==> run a <==
==> flow/design.v (excerpt) <==
module udp_ipv4_tx (
    input  wire             ap_clk,
    input  wire             ap_rst_n,
    input  wire  [31:0]     my_ip_addr,
    input  wire   [7:0]     ip_protocol,
    input  wire             s_axis_tx_meta_tvalid,
    output wire             s_axis_tx_meta_tready,
    input  wire [255:0]     s_axis_tx_meta_tdata,
    input  wire             s_axis_tx_data_tvalid,
    output wire             s_axis_tx_data_tready,
    input  wire  [63:0]     s_axis_tx_data_tdata,
    input  wire   [7:0]     s_axis_tx_data_tkeep,
    input  wire             s_axis_tx_data_tlast,
    output wire             m_axis_tx_data_tvalid,
    input  wire             m_axis_tx_data_tready,
    output wire   [63:0]    m_axis_tx_data_tdata,
    output wire    [7:0]    m_axis_tx_data_tkeep,
    output wire             m_axis_tx_data_tlast,
    output wire   [31:0]    datagrams_transmitted
);
clock: 1.17 ns
lec_check: 0
cap_margin: 20
core_margin: 2
core_utilization: 72
cts_cluster_diameter: 210
place_density_lb_addon: 0.27
setup_slack_margin: 0.1
slew_margin: 20
run.sh (not shown) runs the stock make flow with config.mk's settings and CLKGATE_MAP_FILE=.
==> inputs of run b, as changes to run a <==
==> flow/config.mk (replaced) <==
export PLATFORM = sky130hd
export DESIGN_NAME = udp_ipv4_tx
export DESIGN_NICKNAME = udp_ipv4_tx
export VERILOG_FILES = /design/flow/design.v
export SDC_FILE = /design/flow/constraint.sdc
export NUM_CORES = 4
export LEC_CHECK = 0
export CAP_MARGIN = 20
export CELL_PAD_IN_SITES_DETAIL_PLACEMENT = 1
export CORE_ASPECT_RATIO = 0.57
export CORE_MARGIN = 7
export CORE_UTILIZATION = 47
export CTS_CLUSTER_DIAMETER = 350
export GPL_TIMING_DRIVEN = 0
export PLACE_DENSITY_LB_ADDON = 0.25
export SLEW_MARGIN = 20
==> flow/constraint.sdc (replaced) <==
create_clock -name core_clock -period 5.0 [get_ports {ap_clk}]
set_input_delay 1.0000 -clock core_clock [delete_from_list [all_inputs] [get_ports {ap_clk}]]
set_output_delay 1.0000 -clock core_clock [all_outputs]
set_load 0.01 [all_outputs]
==> inputs of run c, as changes to run a <==
==> flow/config.mk (replaced) <==
export PLATFORM = sky130hd
export DESIGN_NAME = udp_ipv4_tx
export DESIGN_NICKNAME = udp_ipv4_tx
export VERILOG_FILES = /design/flow/design.v
export SDC_FILE = /design/flow/constraint.sdc
export NUM_CORES = 4
export LEC_CHECK = 0
export ABC_AREA = 1
export CAP_MARGIN = 40
export CORE_MARGIN = 2
export CORE_UTILIZATION = 70
export CTS_CLUSTER_DIAMETER = 316
export CTS_CLUSTER_SIZE = 17
export HOLD_SLACK_MARGIN = 0.29
export SETUP_SLACK_MARGIN = 0.36
export SLEW_MARGIN = 20
==> flow/constraint.sdc (replaced) <==
create_clock -name core_clock -period 2.53 [get_ports {ap_clk}]
set_input_delay 0.5060 -clock core_clock [delete_from_list [all_inputs] [get_ports {ap_clk}]]
set_output_delay 0.5060 -clock core_clock [all_outputs]
set_load 0.01 [all_outputs]
==> qor summary <==
item                                                                                              run c                      run a                       run b
Die span in y                                                                                    194 um                     192 um                      190 um
Cell at the root of the clock tree                                           sky130_fd_sc_hd__clkbuf_16                          -  sky130_fd_sc_hd__clkbuf_16
Number of standard cells reported by yosys                                                        3,058                      2,842                       2,842
Synth Cell Area                                                                             25,400 um^2                25,500 um^2                 25,500 um^2
Core area                                                                                   35,700 um^2                34,700 um^2                 53,700 um^2
Yosys stat area                                                                             25,400 um^2                25,500 um^2                 25,500 um^2
CTS buffer count                                                                                     43                          -                          57
Die width                                                                                        194 um                     192 um                      323 um
Simple share                                                                                      0.180                      0.168                       0.168
Run status                                                                    aborted with a tool error  aborted with a tool error    timing/DRC/antenna clean
Last stage reached                                                                       global routing       clock tree synthesis                           -
Avg Synthesized Cell Area                                                                     8.30 um^2                  8.98 um^2                   8.98 um^2
Top cell type's share of synthesized area                                                         0.391                      0.389                       0.389
Syn Inst Count                                                                                    3,058                      2,842                       2,842
Hold-fix buffers, CTS                                                                                 1                          -                           0
Setup Slack @ Placement                                                                         -625 ps                   -2230 ps                      520 ps
Number of distinct standard cells referenced by the synthesized netlist                              47                         78                          78
Resized cells post-CTS                                                                              182                          -                           0
Share of synthesized cell area in full adder, half adder and majority cells                     0.00395                    0.00392                     0.00392

* * *

==> inputs of build 72 <==
udp_ipv4_tx again, from the RTL that the note above started with.
==> flow/design.v (excerpt) <==
module udp_ipv4_tx (
    input  wire             ap_clk,
    input  wire             ap_rst_n,
    input  wire  [31:0]     my_ip_addr,
    input  wire   [7:0]     ip_protocol,
    input  wire             s_axis_tx_meta_tvalid,
    output wire             s_axis_tx_meta_tready,
    input  wire [255:0]     s_axis_tx_meta_tdata,
    input  wire             s_axis_tx_data_tvalid,
    output wire             s_axis_tx_data_tready,
    input  wire  [63:0]     s_axis_tx_data_tdata,
    input  wire   [7:0]     s_axis_tx_data_tkeep,
    input  wire             s_axis_tx_data_tlast,
    output wire             m_axis_tx_data_tvalid,
    input  wire             m_axis_tx_data_tready,
    output wire   [63:0]    m_axis_tx_data_tdata,
    output wire    [7:0]    m_axis_tx_data_tkeep,
    output wire             m_axis_tx_data_tlast,
    output wire   [31:0]    datagrams_transmitted
);
wire            tx_udp2ip_data_tvalid;
wire            tx_udp2ip_data_tready;
wire [63:0]     tx_udp2ip_data_tdata;
wire  [7:0]     tx_udp2ip_data_tkeep;
wire            tx_udp2ip_data_tlast;
wire            tx_udp2ip_meta_tvalid;
wire [63:0]     tx_udp2ip_meta_tdata;
wire            tx_udp2ip_meta_tready;
  ...
export LEC_CHECK = 0
export CAP_MARGIN = 20
export CELL_PAD_IN_SITES_DETAIL_PLACEMENT = 0
export CELL_PAD_IN_SITES_GLOBAL_PLACEMENT = 2
export CORE_ASPECT_RATIO = 1.24
export CORE_MARGIN = 2
export CORE_UTILIZATION = 34
export CTS_CLUSTER_DIAMETER = 292
export MAX_ROUTING_LAYER = met5
export MIN_ROUTING_LAYER = met1
export PLACE_DENSITY_LB_ADDON = 0.26
export SLEW_MARGIN = 20
create_clock -name core_clock -period 3.08 [get_ports {ap_clk}]
==> build 47: changes against build 72 <==
- CELL_PAD_IN_SITES_DETAIL_PLACEMENT: 0 -> default
- CELL_PAD_IN_SITES_GLOBAL_PLACEMENT: 2 -> default
- CORE_ASPECT_RATIO: 1.24 -> default
- CORE_UTILIZATION: 34 -> 72
- CTS_CLUSTER_DIAMETER: 292 -> default
- MAX_ROUTING_LAYER: met5 -> default
- MIN_ROUTING_LAYER: met1 -> default
- PLACE_DENSITY_LB_ADDON: 0.26 -> default
- SETUP_SLACK_MARGIN: default -> -0.1
==> flow/constraint.sdc (replaced) <==
create_clock -name core_clock -period 1.17 [get_ports {ap_clk}]
set_input_delay 0.2340 -clock core_clock [delete_from_list [all_inputs] [get_ports {ap_clk}]]
set_output_delay 0.2340 -clock core_clock [all_outputs]
set_load 0.01 [all_outputs]
==> reports/summary.txt <==
total track usage - 0.222
status - complete, but fails checks
nonclk buf count - 481
Setup Viol. Count Final - 168
Core Util, Final - 0.464
Fail Reasons - setup timing
final worst slack - -0.318 ns
That was build 72.
==> reports/summary.txt <==
status - stopped before the end
Exit stage - clock tree synthesis
Run Error - [ERROR DPL-0038] Utilization greater than 100%, impossible to legalize
Post-Synth AOI/OAI Area - 0.205
That was build 47.

* * *

==> 02-25 <==
Starting RTL as in the previous note.
clock: 6.34 ns
lec_check: 0
abc_area: 1
cap_margin: 20
core_margin: 2
core_utilization: 40
gpl_timing_driven: 0
hold_slack_margin: 0.1
max_routing_layer: met4
setup_slack_margin: -0.27
slew_margin: 35
tns_end_percent: 90
==> inputs of 06-20, as changes to 02-25 <==
Settings changed: CAP_MARGIN 20 to 40, CORE_UTILIZATION 40 to 69, CTS_CLUSTER_DIAMETER set to 316, CTS_CLUSTER_SIZE set to 17, GPL_TIMING_DRIVEN 0 to unset, HOLD_SLACK_MARGIN 0.1 to 0.29, MAX_ROUTING_LAYER met4 to unset, SETUP_SLACK_MARGIN -0.27 to -0.14, SLEW_MARGIN 35 to 20, TNS_END_PERCENT 90 to unset.
==> flow/constraint.sdc (replaced) <==
create_clock -name core_clock -period 2.53 [get_ports {ap_clk}]
set_input_delay 0.5060 -clock core_clock [delete_from_list [all_inputs] [get_ports {ap_clk}]]
set_output_delay 0.5060 -clock core_clock [all_outputs]
set_load 0.01 [all_outputs]
==> inputs of 02-08, as changes to 02-25 <==
Settings changed: CELL_PAD_IN_SITES_GLOBAL_PLACEMENT set to 3, CORE_MARGIN 2 to 4, CORE_UTILIZATION 40 to 32, GPL_TIMING_DRIVEN 0 to unset, HOLD_SLACK_MARGIN 0.1 to unset, MIN_ROUTING_LAYER set to met1, PLACE_DENSITY set to 0.93, SETUP_SLACK_MARGIN -0.27 to 0.51, SLEW_MARGIN 35 to 20, TNS_END_PERCENT 90 to unset.
==> flow/constraint.sdc (replaced) <==
create_clock -name core_clock -period 3.1 [get_ports {ap_clk}]
set_input_delay 0.6200 -clock core_clock [delete_from_list [all_inputs] [get_ports {ap_clk}]]
set_output_delay 0.6200 -clock core_clock [all_outputs]
set_load 0.01 [all_outputs]
==> flow_summary.toml <==
# implementation run metrics
[routing]
num_antenna_cells = 4

[place]
dp_hpwl_mm = 62.6
portBuffers = 305

[outcome]
outcome = "finished clean"

[timing]
rsz0062_at_grt = "true"
relSlewSlack_pct = 30.5

[critical_path]
path_buffers = 5
reg2regPathDepth = 15

[die]
initial_core_util_pct = 32.5

[cts]
post-cts-setup-buffers = 13
That was 02-08.
==> flow_summary.toml <==
# implementation run metrics
[timing]
setup_slack_ns = -0.512
setup_viol = 226
rsz0062_at_grt = "true"

[place]
dp_hpwl_mm = 50.6

[critical_path]
reg2regPathDepth = 17

[cts]
post-cts-setup-buffers = 6

[routing]
num_antenna_cells = 2

[outcome]
outcome = "failed layout checks"
so_faults = "negative setup slack"
That was 06-20.
==> flow_summary.toml <==
# implementation run metrics
[outcome]
outcome = "finished clean"

[cts]
cts_tree = "built"
post-cts-setup-buffers = 0

[critical_path]
arrival_ns = 4.51
reg2regPathDepth = 15

[global_route]
antenna_found_initial = 6

[routing]
viasPerCell = 5.46
num_antenna_cells = 4

[die]
initial_core_util_pct = 40.4

[place]
dp_hpwl_mm = 74.8

[hold_path]
hold_depth = 0

[timing]
relSlewSlack_pct = 38.4
That was 02-25.

* * *

==> wip/quartz <==
udp_ipv4_tx again, from the RTL that the note above started with.
## udp_ipv4_tx
module udp_ipv4_tx (
    input  wire             ap_clk,
    input  wire             ap_rst_n,
    input  wire  [31:0]     my_ip_addr,
    input  wire   [7:0]     ip_protocol,
    input  wire             s_axis_tx_meta_tvalid,
    output wire             s_axis_tx_meta_tready,
    input  wire [255:0]     s_axis_tx_meta_tdata,
    input  wire             s_axis_tx_data_tvalid,
    output wire             s_axis_tx_data_tready,
    input  wire  [63:0]     s_axis_tx_data_tdata,
    input  wire   [7:0]     s_axis_tx_data_tkeep,
    input  wire             s_axis_tx_data_tlast,
    output wire             m_axis_tx_data_tvalid,
    input  wire             m_axis_tx_data_tready,
    output wire   [63:0]    m_axis_tx_data_tdata,
    output wire    [7:0]    m_axis_tx_data_tkeep,
    output wire             m_axis_tx_data_tlast,
    output wire   [31:0]    datagrams_transmitted
);
clock: 5.0 ns
lec_check: 0
cap_margin: 20
cell_pad_in_sites_detail_placement: 2
core_margin: 2
core_utilization: 40
cts_cluster_diameter: 350
place_density: 0.6
slew_margin: 20
==> wip/violet (differences from wip/quartz) <==
- CELL_PAD_IN_SITES_DETAIL_PLACEMENT: 2 -> not set
- CTS_CLUSTER_DIAMETER: 350 -> not set
==> flow/constraint.sdc (replaced) <==
create_clock -name core_clock -period 4.33 [get_ports {ap_clk}]
set_input_delay 0.8660 -clock core_clock [delete_from_list [all_inputs] [get_ports {ap_clk}]]
set_output_delay 0.8660 -clock core_clock [all_outputs]
set_load 0.01 [all_outputs]
==> wip/indigo (differences from wip/quartz) <==
- CELL_PAD_IN_SITES_DETAIL_PLACEMENT: 2 -> not set
- CORE_UTILIZATION: 40 -> 72
- CTS_CLUSTER_DIAMETER: 350 -> not set
- CTS_CLUSTER_SIZE: not set -> 15
- PLACE_DENSITY: 0.6 -> 0.79
- SETUP_SLACK_MARGIN: not set -> -0.23
==> flow/constraint.sdc (replaced) <==
create_clock -name core_clock -period 3.16 [get_ports {ap_clk}]
set_input_delay 0.6320 -clock core_clock [delete_from_list [all_inputs] [get_ports {ap_clk}]]
set_output_delay 0.6320 -clock core_clock [all_outputs]
set_load 0.01 [all_outputs]
==> wip/sierra (differences from wip/quartz) <==
- CELL_PAD_IN_SITES_DETAIL_PLACEMENT: 2 -> not set
- CORE_UTILIZATION: 40 -> 68
- CTS_CLUSTER_DIAMETER: 350 -> not set
- CTS_CLUSTER_SIZE: not set -> 17
- PLACE_DENSITY: 0.6 -> not set
- SETUP_SLACK_MARGIN: not set -> 0.7
==> flow/constraint.sdc (replaced) <==
create_clock -name core_clock -period 2.42 [get_ports {ap_clk}]
set_input_delay 0.4840 -clock core_clock [delete_from_list [all_inputs] [get_ports {ap_clk}]]
set_output_delay 0.4840 -clock core_clock [all_outputs]
set_load 0.01 [all_outputs]
==> comparison <==
- Wire length, highest first: wip/quartz, wip/indigo, wip/violet.
- wip/violet completed without violations. wip/quartz finished but fails on negative setup slack. wip/sierra stopped in 5_1_grt, error ODB-0269. wip/indigo reached the layout checks and failed them: max-capacitance violations, max-slew violations, negative setup slack.
- The lowest final cell count belongs to wip/indigo, the highest to wip/quartz.
- Of wip/indigo and wip/quartz, wip/indigo has the higher critical path depth (gap 3).
- Of wip/quartz and wip/indigo, wip/quartz has the higher sequential share of layout area (gap 0.27 points).
- The lowest final area belongs to wip/violet, the highest to wip/indigo.
==> figures <==
	wip/quartz	wip/violet	wip/indigo	wip/sierra
Buffering overhead	0.108	0.112	0.130	-
Final routed wirelength across all metal layers	129,000 um	79,200 um	101,000 um	-
Wirelength per Cell	32.7 um	20.1 um	27.9 um	-
Uppermost routed layer	met5	met4	met5	-
FF-to-FF path depth	13	14	16	-
Total sequential power	0.00618 W	0.00699 W	0.00975 W	-
Outcome	failed layout checks	finished clean	failed layout checks	stopped before the end
Stage where the flow stopped	-	-	-	5_1_grt
Reasons for failing layout checks	negative setup slack	-	max-capacitance violations, max-slew violations, negative setup slack	-
Sum Neg Setup Slack	-0.108 ns	0 ns	-31.53 ns	-
Proportion of total power due to net switching	0.308	0.267	0.304	-
Sum of buffers and inverters on the critical path	0	2	4	-
Flop pwr share	0.439	0.469	0.471	-
Number of design-rule violations left by the first detailed-router iteration	2,974	1,854	5,661	-

* * *

==> run Z <==
udp_ipv4_tx again, from the RTL that the note above started with.
make LEC_CHECK=0 ABC_AREA=0 CAP_MARGIN=20 CELL_PAD_IN_SITES_DETAIL_PLACEMENT=0 CELL_PAD_IN_SITES_GLOBAL_PLACEMENT=0 CORE_ASPECT_RATIO=1.24 CORE_MARGIN=2 CORE_UTILIZATION=72 CTS_CLUSTER_DIAMETER=292 CTS_CLUSTER_SIZE=17 HOLD_SLACK_MARGIN=0.3 MAX_ROUTING_LAYER=met5 MIN_ROUTING_LAYER=met1 PLACE_DENSITY_LB_ADDON=0.26 SETUP_SLACK_MARGIN=0.84 SLEW_MARGIN=20 finish   # period 3.01 ns
==> run B: changes against run Z <==
ABC_AREA = default   (was 0)
CELL_PAD_IN_SITES_DETAIL_PLACEMENT = default   (was 0)
CELL_PAD_IN_SITES_GLOBAL_PLACEMENT = default   (was 0)
CORE_ASPECT_RATIO = default   (was 1.24)
CORE_UTILIZATION = 40   (was 72)
CTS_CLUSTER_DIAMETER = default   (was 292)
CTS_CLUSTER_SIZE = default   (was 17)
HOLD_SLACK_MARGIN = default   (was 0.3)
MAX_ROUTING_LAYER = default   (was met5)
MIN_ROUTING_LAYER = default   (was met1)
PLACE_DENSITY = 0.6   (was default)
PLACE_DENSITY_LB_ADDON = default   (was 0.26)
SETUP_SLACK_MARGIN = default   (was 0.84)
==> flow/constraint.sdc (replaced) <==
create_clock -name core_clock -period 5.0 [get_ports {ap_clk}]
set_input_delay 1.0000 -clock core_clock [delete_from_list [all_inputs] [get_ports {ap_clk}]]
set_output_delay 1.0000 -clock core_clock [all_outputs]
set_load 0.01 [all_outputs]
==> comparison <==
Run Z failed in 5_1_grt (ODB-0269). Run B went through all stages and came out clean. Area after synthesis is the same in run Z and run B. Die area: run Z is smaller than run B (about 44%). In synthesized cell count, run B and run Z do not differ.
==> figures <==
Result of the run: run B timing/DRC/antenna clean; run Z stopped before the end
Failing step: run B -; run Z 5_1_grt
Placement row count: run B 92; run Z 76
Placed instance count: run B 3,795; run Z 3,481
Core ar.: run B 0.0631 mm^2; run Z 0.0348 mm^2
Number of resized instances in the post-cts repair step: run B 0; run Z 223
Half-perimeter wire length after placement: run B 53,300 um; run Z 50,900 um
Die Span Y: run B 257 um; run Z 214 um
Setup Slack @ Placement: run B 784 ps; run Z -538 ps
TritonCTS buffer count: run B 69; run Z 43
Chip width: run B 257 um; run Z 173 um
Area of the die: run B 0.0658 mm^2; run Z 0.0370 mm^2
Number of setup buffers added after CTS: run B 0; run Z 23
Last weighted congestion value of the routability-driven placer: run B 0.912; run Z 1.02
Power is estimated from default activity; no workload was simulated.
